Design cordic_native, start of the top module:
module cordic_native(
    I_rst_n,                 
    I_clk,                   
    I_init_phase,            
    I_change_phase,           
    I_inc_phase,             
    O_cos,                   
    O_sin                    
    );
    input wire I_rst_n;
    input wire I_clk;
    input wire [14 - 1: 0] I_init_phase;
    input wire I_change_phase;
    input wire [14 - 1: 0] I_inc_phase;
    output reg [14 - 1: 0] O_cos;
    output reg [14 - 1: 0] O_sin;
    reg [14 - 1: 0] R_current_phase ;
    wire [14 - 1: 0] S_cos;
    wire [14 - 1: 0] S_sin;
    parameter DIR_FWD = 1'b0;
    parameter DIR_BAK = 1'b1;
    reg R_phase_dir ;
    reg R_cos_dir ;
    parameter MAX_PHASE = 14'd2047;
    parameter MIN_PHASE = -14'd2048;
    wire S_reach_top;  
    assign S_reach_top = (R_current_phase[14 - 1]==0)&&(R_current_phase + I_inc_phase > MAX_PHASE);
    wire S_reach_bottom;  
    assign S_reach_bottom = (R_current_phase[14 - 1]==1)&&(R_current_phase - I_inc_phase < MIN_PHASE);
    always@(posedge I_clk)
    begin
        if (I_rst_n == 0) R_phase_dir <= DIR_FWD;
        else begin
            if (R_phase_dir == DIR_FWD)
  ...
clock: 7.3 ns
lec_check: 0
cap_margin: 15
cell_pad_in_sites_detail_placement: 0
cell_pad_in_sites_global_placement: 2
core_aspect_ratio: 1.92
core_margin: 9
core_utilization: 66
cts_cluster_diameter: 226
gpl_routability_driven: 0
hold_slack_margin: 0.15
max_routing_layer: met4
min_routing_layer: met2
place_density: 0.79
setup_slack_margin: 1.37
slew_margin: 20
tns_end_percent: 25
run.sh (not shown) runs the stock make flow with config.mk's settings and CLKGATE_MAP_FILE=.
The starting point died in global placement without I/O (3_1_place_gp_skip_io), error GPL-0301.
Rerun with:
ABC_AREA = 1   (was unset)
CAP_MARGIN = 20   (was 15)
CELL_PAD_IN_SITES_DETAIL_PLACEMENT = unset   (was 0)
CELL_PAD_IN_SITES_GLOBAL_PLACEMENT = unset   (was 2)
CORE_ASPECT_RATIO = unset   (was 1.92)
CORE_MARGIN = 2   (was 9)
CORE_UTILIZATION = 70   (was 66)
CTS_CLUSTER_DIAMETER = unset   (was 226)
GPL_ROUTABILITY_DRIVEN = unset   (was 0)
HOLD_SLACK_MARGIN = unset   (was 0.15)
MAX_ROUTING_LAYER = unset   (was met4)
MIN_ROUTING_LAYER = unset   (was met2)
PLACE_DENSITY = unset   (was 0.79)
SETUP_SLACK_MARGIN = unset   (was 1.37)
TNS_END_PERCENT = unset   (was 25)
clock period = 2.84 ns   (was 7.3 ns; I/O delays follow)
The changed run produced a layout that fails on negative setup slack. Area after synthesis came out higher by 3.8%. Die area came out lower by 13%. Synthesized cell count came out higher by 23%.
Rerun with:
ABC_AREA = unset   (was 1)
CORE_UTILIZATION = 40   (was 70)
clock period = 5.0 ns   (was 2.84 ns; I/O delays follow)
This time the run finished clean.
Synthesized cell count went down by 18%.
Worst setup slack gets better by 0.98 ns.
Non-clock buffer count went down by 186.
Via count drops by 22%.
Design area shrinks by 6.6%.
Final cell count fell by 11%.
Count of clock-buffer cells in the layout rises by 13.
Die area went up by 67%.


pepper:
Starting RTL as in the previous note.
==> flow/design.v (excerpt) <==
module cordic_native(
    I_rst_n,                 
    I_clk,                   
    I_init_phase,            
    I_change_phase,           
    I_inc_phase,             
    O_cos,                   
    O_sin                    
    );
make LEC_CHECK=0 ABC_AREA=1 CAP_MARGIN=20 CELL_PAD_IN_SITES_DETAIL_PLACEMENT=1 CELL_PAD_IN_SITES_GLOBAL_PLACEMENT=3 CORE_ASPECT_RATIO=0.91 CORE_MARGIN=3 CORE_UTILIZATION=23 GPL_ROUTABILITY_DRIVEN=0 MAX_ROUTING_LAYER=met4 PLACE_DENSITY=0.79 SLEW_MARGIN=25 TNS_END_PERCENT=50 finish   # period 5.0 ns
pepper finished end to end and its layout was clean on timing, DRC and antenna.
--- input diff pepper..maple ---
- an added SETUP_SLACK_MARGIN of 0.74
- a deleted GPL_ROUTABILITY_DRIVEN that had been 0
- a deleted CELL_PAD_IN_SITES_GLOBAL_PLACEMENT that had been 3
- a deleted MAX_ROUTING_LAYER that had been met4
- a change of SLEW_MARGIN from 25 to 20
- a change of CORE_MARGIN from 3 to 2
- a deleted PLACE_DENSITY that had been 0.79
- a deleted CORE_ASPECT_RATIO that had been 0.91
- a deleted ABC_AREA that had been 1
- a deleted TNS_END_PERCENT that had been 50
- a deleted CELL_PAD_IN_SITES_DETAIL_PLACEMENT that had been 1
- a change of CORE_UTILIZATION from 23 to 64
- a change of the clock period (ns, I/O delays scaled along) from 5.0 to 3.32
Notes after the runs:
- maple vs pepper — final instance area climbed by more than 10%
- maple: xor/xnor cell area share of the yosys netlist is 7.8 points higher than what pepper reported.
- Looking at met2 capacity usage during global routing, maple sits 36 points higher than pepper does.
- Lower global-route usage goes to pepper over maple.
- Changes observed in maple relative to pepper: basic-gate share of the synthesized area counting and, or, nand and nor cells moved down; filler-free cell count of the finished design moved down; flip-flop and latch share of the layout cell area moved down; worst path setup slack after routing moved down.
### maple -> nickel
- CORE_UTILIZATION: 64 -> 70
- CTS_CLUSTER_SIZE: unset -> 71
- ABC_AREA: unset -> 1
- PLACE_DENSITY: unset -> 0.65
- SETUP_SLACK_MARGIN: 0.74 -> unset
- the clock period (ns, I/O delays scaled along): 3.32 -> 2.42
Notes after the runs:
- The flow ended early for nickel: it failed with a tool error in global routing.
- Sort maple and nickel by cell resize tally after clock tree synthesis desc -> top: nickel
- For total core area, dividing the value from maple by the value from nickel gives 1.06.
- maple → nickel: total setup buffers inserted after CTS shows a reduction of 212; post-synthesis chip area from yosys shows an increase of 3.8%; compound-cell area share of the yosys netlist shows an increase of 5.5 points.
- Diff maple..nickel | number of buffers between clock root and the deepest sink | unchanged
> inputs changed (nickel -> fjord)
- swapping 70 for 66 in CORE_UTILIZATION
- clearing PLACE_DENSITY, which used to be 0.65
- clearing CTS_CLUSTER_SIZE, which used to be 71
- swapping 2.42 for 3.36 in the clock period (ns, I/O delays scaled along)
Results
Status | nickel and fjord | clean except nickel
The flow ended early for nickel: it failed with a tool error in global routing.
Row total core area: fjord higher / nickel lower
Compared with nickel, fjord shows horizontal die size that has gone up by a few percent.
Between nickel and fjord, the flow reports cell area reported after detailed placement decreasing by more than 10%.
Going from nickel to fjord, post-DP HPWL shrank by more than 10%.
Higher initial standard-cell utilization of the core among nickel and fjord: nickel
Y dimension of the die in fjord is 2.9% above nickel.


Starting RTL as in the previous note.
clock: 3.27 ns
lec_check: 0
abc_area: 1
cap_margin: 15
cell_pad_in_sites_detail_placement: 0
cell_pad_in_sites_global_placement: 3
core_aspect_ratio: 0.91
core_margin: 3
core_utilization: 23
cts_cluster_diameter: 255
gpl_routability_driven: 0
max_routing_layer: met4
min_routing_layer: met2
place_density: 0.79
slew_margin: 10
tns_end_percent: 50
Rerun with:
ABC_AREA = unset   (was 1)
CELL_PAD_IN_SITES_GLOBAL_PLACEMENT = unset   (was 3)
CORE_ASPECT_RATIO = unset   (was 0.91)
CORE_MARGIN = 10   (was 3)
CORE_UTILIZATION = 43   (was 23)
CTS_CLUSTER_DIAMETER = unset   (was 255)
GPL_ROUTABILITY_DRIVEN = unset   (was 0)
MAX_ROUTING_LAYER = unset   (was met4)
MIN_ROUTING_LAYER = unset   (was met2)
PLACE_DENSITY = unset   (was 0.79)
PLACE_DENSITY_LB_ADDON = 0.26   (was unset)
SETUP_SLACK_MARGIN = -0.1   (was unset)
SLEW_MARGIN = 20   (was 10)
TNS_END_PERCENT = unset   (was 50)
clock period = 5.49 ns   (was 3.27 ns; I/O delays follow)
Result:
- setup slack gains 1.2 ns
- utilization rises by 21 points
- clock-buffer cell count falls by 23
- die area falls by 43%
Rerun with:
CAP_MARGIN = 20   (was 15)
CELL_PAD_IN_SITES_DETAIL_PLACEMENT = unset   (was 0)
CORE_MARGIN = 2   (was 10)
CORE_UTILIZATION = 40   (was 43)
PLACE_DENSITY_LB_ADDON = unset   (was 0.26)
SETUP_SLACK_MARGIN = unset   (was -0.1)
clock period = 4.1 ns   (was 5.49 ns; I/O delays follow)
Effect:
- setup slack loses 0.90 ns
- routed wire length rises by 1.8%
- clock skew barely changes
- die size falls by 3.4%
- design area rises by 1.4%
- hold slack gains 0.0050 ns
Rerun with:
CORE_UTILIZATION = 72   (was 40)
PLACE_DENSITY_LB_ADDON = 0.18   (was unset)
clock period = 3.45 ns   (was 4.1 ns; I/O delays follow)
Outcome: The new run completed with no timing, DRC or antenna violations. Non-clock buffer count increases by 70. Core utilization increases by 35 points. Cell count decreases by 8.1%. Global-route usage increases by 14 points. Wire length increases by 6.0%.
Rerun with:
ABC_AREA = 1   (was unset)
SETUP_SLACK_MARGIN = -0.22   (was unset)
clock period = 2.84 ns   (was 3.45 ns; I/O delays follow)
What happened: Now the flow reached the layout checks and failed them: negative setup slack. Critical path depth grows by 2. Via count rises by about 20%. Non-clock buffer count rose by 37. Worst setup slack got worse by 0.18 ns.


Starting RTL as in the previous note.
==> flow/config.mk <==
export PLATFORM = sky130hd
export DESIGN_NAME = cordic_native
export DESIGN_NICKNAME = cordic_native
export VERILOG_FILES = /design/flow/design.v
export SDC_FILE = /design/flow/constraint.sdc
export NUM_CORES = 4
export LEC_CHECK = 0
export ABC_AREA = 1
export CAP_MARGIN = 10
export CORE_ASPECT_RATIO = 0.71
export CORE_MARGIN = 2
export CORE_UTILIZATION = 72
export CTS_CLUSTER_DIAMETER = 313
export CTS_CLUSTER_SIZE = 15
export MAX_ROUTING_LAYER = met5
export PLACE_DENSITY_LB_ADDON = 0.2
export SETUP_SLACK_MARGIN = 0.82
export SLEW_MARGIN = 20
export TNS_END_PERCENT = 90
==> flow/constraint.sdc <==
create_clock -name core_clock -period 2.75 [get_ports {I_clk}]
set_input_delay 0.5500 -clock core_clock [delete_from_list [all_inputs] [get_ports {I_clk}]]
set_output_delay 0.5500 -clock core_clock [all_outputs]
set_load 0.01 [all_outputs]
The starting point never finished: it broke off in global routing (5_1_grt).
Next try:
==> flow/config.mk (replaced) <==
export PLATFORM = sky130hd
export DESIGN_NAME = cordic_native
export DESIGN_NICKNAME = cordic_native
export VERILOG_FILES = /design/flow/design.v
export SDC_FILE = /design/flow/constraint.sdc
export NUM_CORES = 4
export LEC_CHECK = 0
export ABC_AREA = 1
export CAP_MARGIN = 0
export CORE_MARGIN = 2
export CORE_UTILIZATION = 72
export SETUP_SLACK_MARGIN = 0.68
export SLEW_MARGIN = 20
==> flow/constraint.sdc (replaced) <==
create_clock -name core_clock -period 2.28 [get_ports {I_clk}]
set_input_delay 0.4560 -clock core_clock [delete_from_list [all_inputs] [get_ports {I_clk}]]
set_output_delay 0.4560 -clock core_clock [all_outputs]
set_load 0.01 [all_outputs]
Now the flow never finished: it broke off in clock tree synthesis (4_1_cts).
Synthesized area is unchanged.
Die size stays flat.
Synthesized cell count stays the same.
Next try:
--- a/flow/config.mk
+++ b/flow/config.mk
@@ -7,3 +7,2 @@
 export LEC_CHECK = 0
-export ABC_AREA = 1
 export CAP_MARGIN = 0
@@ -11,3 +10,3 @@
 export CORE_UTILIZATION = 72
-export SETUP_SLACK_MARGIN = 0.68
+export SETUP_SLACK_MARGIN = 0.34
 export SLEW_MARGIN = 20
==> flow/constraint.sdc (replaced) <==
create_clock -name core_clock -period 3.32 [get_ports {I_clk}]
set_input_delay 0.6640 -clock core_clock [delete_from_list [all_inputs] [get_ports {I_clk}]]
set_output_delay 0.6640 -clock core_clock [all_outputs]
set_load 0.01 [all_outputs]
Result: This time the run completed with no timing, DRC or antenna violations. Synthesized area falls by 3.6%. Synthesized cell count decreases by 18%. Die size goes down by 3.6%.
Next try:
--- a/flow/config.mk
+++ b/flow/config.mk
@@ -7,2 +7,3 @@
 export LEC_CHECK = 0
+export ABC_AREA = 1
 export CAP_MARGIN = 0
@@ -10,3 +11,5 @@
 export CORE_UTILIZATION = 72
-export SETUP_SLACK_MARGIN = 0.34
+export CTS_CLUSTER_SIZE = 10
+export PLACE_DENSITY = 0.39
 export SLEW_MARGIN = 20
+export TNS_END_PERCENT = 10
==> flow/constraint.sdc (replaced) <==
create_clock -name core_clock -period 2.34 [get_ports {I_clk}]
set_input_delay 0.4680 -clock core_clock [delete_from_list [all_inputs] [get_ports {I_clk}]]
set_output_delay 0.4680 -clock core_clock [all_outputs]
set_load 0.01 [all_outputs]
The new run aborted during global routing (5_1_grt) on GRT-0116.
Area after synthesis rises by a few percent.
Die size rises by a few percent.
Synthesized cell count rises by about a fifth.
